==> flow/design.v (excerpt) <==
module system (clk, rst, ROM_IF_Q, ROM_W_Q, RAM_Q, ROM_IF_A, ROM_W_A,
  ROM_IF_OE, ROM_W_OE, RAM_A, RAM_WE, RAM_OE, RAM_D, done);
Size: about 120000 µm² of cells after synthesis.
Settings: LEC_CHECK=0, CAP_MARGIN=20, CELL_PAD_IN_SITES_DETAIL_PLACEMENT=0, CORE_MARGIN=7, CORE_UTILIZATION=71, CTS_CLUSTER_DIAMETER=107, CTS_CLUSTER_SIZE=82, MAX_ROUTING_LAYER=met4, MIN_ROUTING_LAYER=met1, SETUP_SLACK_MARGIN=3.35, SLEW_MARGIN=20, TNS_END_PERCENT=85; clock period 21.8 ns.
run.sh (not shown) runs the stock make flow with config.mk's settings and CLKGATE_MAP_FILE=.
The starting point completed with no timing, DRC or antenna violations.
Edit:
- CELL_PAD_IN_SITES_DETAIL_PLACEMENT: 0 -> not set
- CORE_MARGIN: 7 -> 2
- CORE_UTILIZATION: 71 -> 65
- CTS_CLUSTER_DIAMETER: 107 -> not set
- CTS_CLUSTER_SIZE: 82 -> 40
- MIN_ROUTING_LAYER: met1 -> not set
- SETUP_SLACK_MARGIN: 3.35 -> 2.8
- TNS_END_PERCENT: 85 -> not set
- clock period: 21.8 -> 20.4 ns (I/O delays scaled with it)
The new run completed without violations.
Setup slack got worse by 0.85 ns.
Routed wire length falls by 0.72%.
Sequential share of layout area falls by 0.19 points.
Global-route usage falls by 1.5 points.
Power rises by 18%.


Starting RTL as in the previous note.
clock: 15.7 ns
lec_check: 0
cap_margin: 5
core_margin: 2
core_utilization: 72
cts_cluster_diameter: 58
place_density: 0.37
setup_slack_margin: 2.76
slew_margin: 20
The baseline finished with negative setup slack left.
Rerun with:
==> flow/config.mk (replaced) <==
export PLATFORM = sky130hd
export DESIGN_NAME = system
export DESIGN_NICKNAME = system
export VERILOG_FILES = /design/flow/design.v
export SDC_FILE = /design/flow/constraint.sdc
export NUM_CORES = 4
export LEC_CHECK = 0
export ABC_AREA = 1
export CAP_MARGIN = 20
export CORE_MARGIN = 2
export CORE_UTILIZATION = 69
export SLEW_MARGIN = 20
==> flow/constraint.sdc (replaced) <==
create_clock -name core_clock -period 7.72 [get_ports {clk}]
set_input_delay 1.5440 -clock core_clock [delete_from_list [all_inputs] [get_ports {clk}]]
set_output_delay 1.5440 -clock core_clock [all_outputs]
set_load 0.01 [all_outputs]
This time the run failed in global routing (5_1_grt) with GRT-0116. Die size goes up by 6.4%. Synthesized cell count goes up by 16%. Area after synthesis goes up by 2.0%.
Rerun with:
--- a/flow/config.mk
+++ b/flow/config.mk
@@ -6,7 +6,6 @@
 export NUM_CORES = 4
 export LEC_CHECK = 0
-export ABC_AREA = 1
 export CAP_MARGIN = 20
 export CORE_MARGIN = 2
-export CORE_UTILIZATION = 69
+export CORE_UTILIZATION = 29
 export SLEW_MARGIN = 20
==> flow/constraint.sdc (replaced) <==
create_clock -name core_clock -period 33.4 [get_ports {clk}]
set_input_delay 6.6800 -clock core_clock [delete_from_list [all_inputs] [get_ports {clk}]]
set_output_delay 6.6800 -clock core_clock [all_outputs]
set_load 0.01 [all_outputs]
This time the run finished with timing, DRC and antenna clean.
Synthesized cell count fell by 14%.
Synthesized area drops by 1.9%.
Die size came out higher by 130%.
Rerun with:
--- a/flow/config.mk
+++ b/flow/config.mk
@@ -6,6 +6,9 @@
 export NUM_CORES = 4
 export LEC_CHECK = 0
+export ABC_AREA = 0
 export CAP_MARGIN = 20
 export CORE_MARGIN = 2
-export CORE_UTILIZATION = 29
+export CORE_UTILIZATION = 72
+export PLACE_DENSITY = 0.35
+export SETUP_SLACK_MARGIN = 3.7
 export SLEW_MARGIN = 20
==> flow/constraint.sdc (replaced) <==
create_clock -name core_clock -period 13.9 [get_ports {clk}]
set_input_delay 2.7800 -clock core_clock [delete_from_list [all_inputs] [get_ports {clk}]]
set_output_delay 2.7800 -clock core_clock [all_outputs]
set_load 0.01 [all_outputs]
Effect: This time the run produced a layout that fails on negative setup slack. Setup slack loses 13 ns. Die area went down by well over a third. Via count came out higher by about a fifth. Area after synthesis is unchanged. First-iteration DRC count grows by well over a third. Critical path depth increases by 8. Routed wire length goes up by roughly a tenth. Core utilization is higher by 52 points. Power rises to 2.6 times its value. Non-clock buffer count climbs by 1488.


## harbor
Starting RTL as in the previous note.
==> flow/config.mk <==
export PLATFORM = sky130hd
export DESIGN_NAME = system
export DESIGN_NICKNAME = system
export VERILOG_FILES = /design/flow/design.v
export SDC_FILE = /design/flow/constraint.sdc
export NUM_CORES = 4
export LEC_CHECK = 0
export CAP_MARGIN = 20
export CORE_MARGIN = 2
export CORE_UTILIZATION = 72
export CTS_CLUSTER_DIAMETER = 59
export SLEW_MARGIN = 20
==> flow/constraint.sdc <==
create_clock -name core_clock -period 13.9 [get_ports {clk}]
set_input_delay 2.7800 -clock core_clock [delete_from_list [all_inputs] [get_ports {clk}]]
set_output_delay 2.7800 -clock core_clock [all_outputs]
set_load 0.01 [all_outputs]
harbor had finished all stages when the layout checks came back failing, citing negative setup slack.
What juniper does differently from harbor at the input level:
Settings: removing CTS_CLUSTER_DIAMETER (formerly 59); changing CORE_UTILIZATION from 72 to 40; changing the clock period (ns, I/O delays scaled along) from 13.9 to 22.0.
## What came out
Compared with harbor, juniper instantiates a larger number of cells. juniper against harbor: finished layout cell area went down by 8.2%; post-detailed-route via-to-cell ratio went down by 0.82; sequential share of layout area went up by 0.50 points; total routed wirelength went down by 9.4%. Of harbor and juniper, only juniper finishes the flow clean. Comparing juniper and harbor, final worst hold slack is lower on juniper.
Changes in willow relative to juniper:
Settings: CORE_UTILIZATION: 40 -> 68; ABC_AREA: unset -> 1; the clock period (ns, I/O delays scaled along): 22.0 -> 7.72.
### Flow results
- Looking at xor/xnor cell area share of the yosys netlist across willow and juniper, the one that comes out higher is juniper.
- Between willow and juniper, the die boundary width is lower for willow.
- willow vs. juniper: number of cell instances after yosys synthesis went up by 2,180.
- In willow, the area after synthesis came out 2.0% above the value in juniper.
- Delta (willow minus juniper): die size saw a decrease, weighted congestion at the end of routability-driven global placement saw an increase, number of unique standard cell types used by synthesis saw a decrease, count of placed standard cells including taps saw an increase.
- Pre-CTS worst setup slack: willow vs juniper down 9.06 ns
- willow did not finish; the tool stopped in global routing with error GRT-0116.
No activity file was given, so power comes from the tool's default toggle rates.
